==> inputs of build 53 <==
==> flow/design.v <==
module ari_unit #(parameter width =16,parameter MSB=32)  
(      input      [width-1:0] A,
       input      [width-1:0] B,
       input                  clk,
       input                  rest,
       input      [1:0]       alu_fun,
       input                  ari_EN,
       output reg [width-1:0] ari_out,  
       output reg             carry_out,
       output reg             ari_flag
       );
       reg  [width-1:0] ari_out_reg;  
 always @(posedge clk or negedge rest)  
       begin 
         if(!rest)
        ari_out <='b0;
      else
          ari_out <=ari_out_reg;
       end  
 always @(*)
      begin 
        carry_out=1'b0;
        ari_flag=1'b0;
        ari_out_reg='b0;
        if(ari_EN)
          begin
          case(alu_fun)    
          2'b00: begin
                 { carry_out,ari_out_reg}=A+B;
                  ari_flag=1'b1;
                  end 
          2'b01:begin
                {carry_out,ari_out_reg}=A-B;                  
                 ari_flag=1'b1;
                end                               
          2'b10:begin
                ari_out_reg=A*B;
                ari_flag=1'b1;
                end                                 
          2'b11:begin
                if(B=='b0)
                  ari_out_reg={width{1'b1}};  
                else
                  ari_out_reg=A/B;
                ari_flag=1'b1;
               end                   
          default: ari_out_reg='b0; 
          endcase
        end  
        else
            begin
            ari_out_reg='b0;
            end   
      end
  endmodule   
module cmp_unit #(parameter width =16)  
(      input      [width-1:0] A,
       input      [width-1:0] B,
       input                  clk,
       input                  rest,
       input      [1:0]       alu_fun,
       input                  cmp_EN,
       output reg [width-1:0] cmp_out,
       output reg             cmp_flag
       );
       reg [width-1:0]  cmp_out_reg; 
 always @(posedge clk or negedge rest)   
       begin 
         if(!rest)
        cmp_out <='b0;
      else
          cmp_out <=cmp_out_reg;
       end  
 always @(*)
      begin 
        cmp_flag=1'b0;
        cmp_out_reg=1'b0;
        if(cmp_EN)
          begin
              case(alu_fun)    
              2'b00: begin
                        cmp_out_reg='b0;
                        cmp_flag=1'b1;
                     end                                       
              2'b01:begin
                     if(A==B)
                       begin
                        cmp_out_reg='b1;
                        cmp_flag=1'b1;
                       end 
                      else
                        begin
                        cmp_out_reg='b0;
                        end
                    end
              2'b10:begin
                     if(A>B)
                       begin
                        cmp_out_reg='b10;
                        cmp_flag=1'b1;
                       end 
                      else
                        begin
                        cmp_out_reg='b0;
                        end
                    end
              2'b11:begin
                     if(A<B)
                       begin
                        cmp_out_reg='b11;
                        cmp_flag=1'b1;
                       end 
                      else
                        begin
                        cmp_out_reg='b0;
                        end
                    end
              default: cmp_out_reg='b0; 
              endcase
       end        
       else
          begin
          cmp_out_reg='b0;
          end 
      end
  endmodule   
module log_unit #(parameter width =16)  
(      input      [width-1:0] A,
       input      [width-1:0] B,
       input                  clk,
       input                  rest,
       input      [1:0]       alu_fun,
       input                  log_EN,
       output reg [width-1:0] log_out,
       output reg             log_flag
       );
       reg  [width-1:0] log_out_reg; 
 always @(posedge clk or negedge rest)   
       begin 
         if(!rest)
        log_out <=1'b0;
      else
          log_out <=log_out_reg;
       end  
 always @(*)
      begin 
        log_flag=1'b0;
        log_out_reg='b0;
        if(log_EN)
        begin  
             case(alu_fun)    
             2'b00: begin                    
                        log_out_reg=A&B;
                        log_flag=1'b1;
                    end                                     
            2'b01:begin     
                        log_out_reg=A|B;
                        log_flag=1'b1;
                   end     
            2'b10:begin                  
                        log_out_reg=~(A&B);
                        log_flag=1'b1;
                  end                    
           2'b11:begin           
                        log_out_reg=~(A|B);
                        log_flag=1'b1;
                 end                  
           default: log_out_reg='b0; 
          endcase  
        end
        else
            begin
            log_out_reg='b0;
            end
      end      
  endmodule   
module shift_unit #(parameter width =16)  
(      input      [width-1:0] A,
       input      [width-1:0] B,
       input                  clk,
       input                  rest,
       input      [1:0]       alu_fun,
       input                  shift_EN,
       output reg [(width*2)-1:0] shift_out,
       output reg             shift_flag
       );
       reg  [(width*2)-1:0]  shift_out_reg; 
 always @(posedge clk or negedge rest)   
       begin 
         if(!rest)
        shift_out <='b0;
      else
          shift_out <=shift_out_reg;
       end  
 always @(*)
      begin 
        shift_flag=1'b0;
        shift_out_reg='b0;
        if(shift_EN)
          begin
          case(alu_fun)    
              2'b00:begin              
                        shift_out_reg=A>>1;
                        shift_flag=1'b1;
                    end                                   
              2'b01:begin
                        shift_out_reg=A<<1;
                        shift_flag=1'b1;
                    end                 
              2'b10:begin
                        shift_out_reg=B>>1;
                        shift_flag=1'b1;
                    end 
              2'b11:begin   
                        shift_out_reg=B<<1;
                        shift_flag=1'b1;
                    end 
             default: shift_out_reg='b0; 
             endcase  
          end
          else
             begin
             shift_out_reg='b0;
             end
      end       
  endmodule   
module dec_unit   
(     
       input           [1:0]     alu_fun,
       output    reg             ari_EN,
       output    reg             log_EN,
       output    reg             cmp_EN,
       output    reg             shift_EN
       );
 always @(*)  
       begin 
       ari_EN=1'b0;
       log_EN=1'b0;
       cmp_EN=1'b0;
       shift_EN=1'b0;
       casex(alu_fun)
         2'b00:ari_EN=1'b1;
         2'b11:shift_EN=1'b1;
         2'b10:cmp_EN=1'b1;
         2'b01:log_EN=1'b1;
         default: begin
                   ari_EN=1'b0;
                   log_EN=1'b0;
                   cmp_EN=1'b0;
                   shift_EN=1'b0;
                  end
       endcase           
       end         
endmodule 
module ALU_TOP #(parameter wid =16,parameter MB=32)   
  (
   input  wire [wid-1:0] A,
   input  wire [wid-1:0] B,
   input  wire [3:0]     alu_fun,
   input  wire           clk,
   input  wire           rest,
   output wire  [wid-1:0]  ari_out,   
   output wire            carry_out,
   output wire            ari_flag,
   output wire  [wid-1:0] log_out,
   output wire            log_flag,
   output wire  [wid-1:0] cmp_out,
   output wire            cmp_flag,
   output wire  [wid-1:0] shift_out,
   output wire            shift_flag
   ); 
  wire  AR_EN,LO_EN,CM_EN,SH_EN; 
  wire [1:0]  ms,ls;
  assign ms=alu_fun[1:0];
  assign ls=alu_fun[3:2];
  ari_unit U_arithmatic (
  .A(A),
  .B(B),
  .clk(clk),
  .rest(rest),
  .alu_fun(ms),
  .ari_EN(AR_EN),
  .ari_out(ari_out),
  .carry_out(carry_out),
  .ari_flag(ari_flag)
  );
  cmp_unit U_compare (
  .A(A),
  .B(B),
  .clk(clk),
  .rest(rest),
  .alu_fun(ms),
  .cmp_EN(CM_EN),
  .cmp_out(cmp_out),
  .cmp_flag(cmp_flag)
  );
  log_unit U_logic (
  .A(A),
  .B(B),
  .clk(clk),
  .rest(rest),
  .alu_fun(ms),
  .log_EN(LO_EN),
  .log_out(log_out),
  .log_flag(log_flag)
  );
  shift_unit U_shift (
  .A(A),
  .B(B),
  .clk(clk),
  .rest(rest),
  .alu_fun(ms),
  .shift_EN(SH_EN),
  .shift_out(shift_out),
  .shift_flag(shift_flag)
  );
  dec_unit U_decoder (
  .alu_fun(ls),
  .cmp_EN(CM_EN),
  .ari_EN(AR_EN),
  .shift_EN(SH_EN),
  .log_EN(LO_EN)
  );
endmodule 
==> flow/run.sh <==
#!/bin/bash
# the make line also repeats each setting of config.mk as NAME=value (left out here)
make -C /OpenROAD-flow-scripts/flow DESIGN_CONFIG=/design/flow/config.mk WORK_HOME=/design/flow/orfs CLKGATE_MAP_FILE= finish
==> flow/config.mk <==
export PLATFORM = sky130hd
export DESIGN_NAME = ALU_TOP
export DESIGN_NICKNAME = ALU_TOP
export VERILOG_FILES = /design/flow/design.v
export SDC_FILE = /design/flow/constraint.sdc
export NUM_CORES = 4
export LEC_CHECK = 0
export CAP_MARGIN = 20
export CORE_MARGIN = 2
export CORE_UTILIZATION = 69
export CTS_CLUSTER_DIAMETER = 231
export CTS_CLUSTER_SIZE = 100
export SLEW_MARGIN = 20
==> flow/constraint.sdc <==
create_clock -name core_clock -period 42.2 [get_ports {clk}]
set_input_delay 8.4400 -clock core_clock [delete_from_list [all_inputs] [get_ports {clk}]]
set_output_delay 8.4400 -clock core_clock [all_outputs]
set_load 0.01 [all_outputs]
==> trial 61: changes against build 53 <==
Settings changed: CORE_UTILIZATION 69 to 72, CTS_CLUSTER_DIAMETER 231 to not set, CTS_CLUSTER_SIZE 100 to not set, SETUP_SLACK_MARGIN set to -0.67.
==> flow/constraint.sdc (replaced) <==
create_clock -name core_clock -period 8.61 [get_ports {clk}]
set_input_delay 1.7220 -clock core_clock [delete_from_list [all_inputs] [get_ports {clk}]]
set_output_delay 1.7220 -clock core_clock [all_outputs]
set_load 0.01 [all_outputs]
==> build 68: changes against build 53 <==
Settings changed: CORE_UTILIZATION 69 to 61, CTS_CLUSTER_DIAMETER 231 to not set, CTS_CLUSTER_SIZE 100 to not set, SETUP_SLACK_MARGIN set to 5.0, TNS_END_PERCENT set to 5.
==> flow/constraint.sdc (replaced) <==
create_clock -name core_clock -period 35.0 [get_ports {clk}]
set_input_delay 7.0000 -clock core_clock [delete_from_list [all_inputs] [get_ports {clk}]]
set_output_delay 7.0000 -clock core_clock [all_outputs]
set_load 0.01 [all_outputs]
==> results <==
Build 53 passed the timing, DRC and antenna checks. Trial 61 died in detailed placement (3_5_place_dp). Build 68 passed the timing, DRC and antenna checks.
Against build 68, the final cell count of build 53 is lower by 8.1%.
Sequential share of layout area: build 68 is lower than build 53 (0.96 points).
Synthesized cell count is the same in trial 61 and build 68.
Between build 68 and build 53, the lower clock power is in build 53 (gap 22%, measured against build 53).
Synthesized area is the same in build 68 and trial 61.
Between build 53 and build 68, the lower power is in build 53 (gap about 23%, measured against build 68).
First-iteration DRC count: build 53 is smaller than build 68 (6.3%).
In sequential cell count, build 68 and build 53 do not differ.

---

==> v36: inputs <==
Starts from the design.v that is shown in full above.
clock: 35.0 ns
lec_check: 0
cap_margin: 20
core_margin: 2
core_utilization: 40
place_density_lb_addon: 0.23
setup_slack_margin: 5.0
slew_margin: 20
run.sh (not shown) runs the stock make flow with config.mk's settings and CLKGATE_MAP_FILE=.
==> v35 (differences from v36) <==
==> flow/config.mk (replaced) <==
export PLATFORM = sky130hd
export DESIGN_NAME = ALU_TOP
export DESIGN_NICKNAME = ALU_TOP
export VERILOG_FILES = /design/flow/design.v
export SDC_FILE = /design/flow/constraint.sdc
export NUM_CORES = 4
export LEC_CHECK = 0
export ABC_AREA = 1
export CAP_MARGIN = 20
export CORE_MARGIN = 2
export CORE_UTILIZATION = 59
export CTS_CLUSTER_SIZE = 98
export SLEW_MARGIN = 20
export TNS_END_PERCENT = 25
==> flow/constraint.sdc (replaced) <==
create_clock -name core_clock -period 19.0 [get_ports {clk}]
set_input_delay 3.8000 -clock core_clock [delete_from_list [all_inputs] [get_ports {clk}]]
set_output_delay 3.8000 -clock core_clock [all_outputs]
set_load 0.01 [all_outputs]
==> v27 (differences from v36) <==
--- a/flow/config.mk
+++ b/flow/config.mk
@@ -6,8 +6,9 @@
 export NUM_CORES = 4
 export LEC_CHECK = 0
 export CAP_MARGIN = 20
+export CELL_PAD_IN_SITES_GLOBAL_PLACEMENT = 3
 export CORE_MARGIN = 2
 export CORE_UTILIZATION = 40
-export PLACE_DENSITY_LB_ADDON = 0.23
-export SETUP_SLACK_MARGIN = 5.0
+export CTS_CLUSTER_DIAMETER = 397
+export CTS_CLUSTER_SIZE = 42
 export SLEW_MARGIN = 20
==> impl_metrics.ini <==
; synthesis and place-and-route metrics
[pwr]
finalPower_uw = 752
power_density_mw_per_mm2 = 38.5

[final_timing]
whs_ns = 6.81
rsz0062_at_grt = yes
fin_crit_ns = 30.65

[floorplan]
floorplan.core_util = 0.407
coreArea_mm2 = 0.0368

[grt]
use_met2 = 0.515
grt_use_met3 = 0.0427

[run_status]
status = no timing/DRC/antenna violations

[layout]
fill_cells = 3485
inverters = 175
comb_area_mm2 = 0.0142

[yosys]
yosysMostFrequentCell = ha_1
aoi_share = 0.220

[place]
place_inst = 2459
the above is filed under v36

==> impl_metrics.ini <==
; synthesis and place-and-route metrics
[run_status]
status = no timing/DRC/antenna violations

[pwr]
power_density_mw_per_mm2 = 40.9
finalPower_uw = 700

[layout]
final-clk-cell-share = 0.0101
comb_area_mm2 = 0.0129
fill_cells = 3752
final_area_mm2 = 0.0171

[final_timing]
whs_ns = 6.72

[floorplan]
coreArea_mm2 = 0.0368
floorplan.core_util = 0.407

[yosys]
yosysMostFrequentCell = ha_1
aoi_share = 0.220

[route]
vias_per_cell = 5.87

[place]
place_inst = 2484

[grt]
grt_use_met3 = 0.0220
use_met2 = 0.510
the above is filed under v27

==> impl_metrics.ini <==
; synthesis and place-and-route metrics
[run_status]
status = complete, but fails checks
violatedChecks = negative setup slack

[place]
place_inst = 3151

[layout]
comb_area_mm2 = 0.0133
fill_cells = 1502

[floorplan]
floorplan.core_util = 0.596
coreArea_mm2 = 0.0258

[final_timing]
whs_ns = 3.51
setup_ws_ns = -9.98
setup_viol_count_final = 6

[yosys]
yosysMostFrequentCell = nand2_1
aoi_share = 0.145
the above is filed under v35

Power figures rest on the tool's default switching activity, not on a simulated workload.
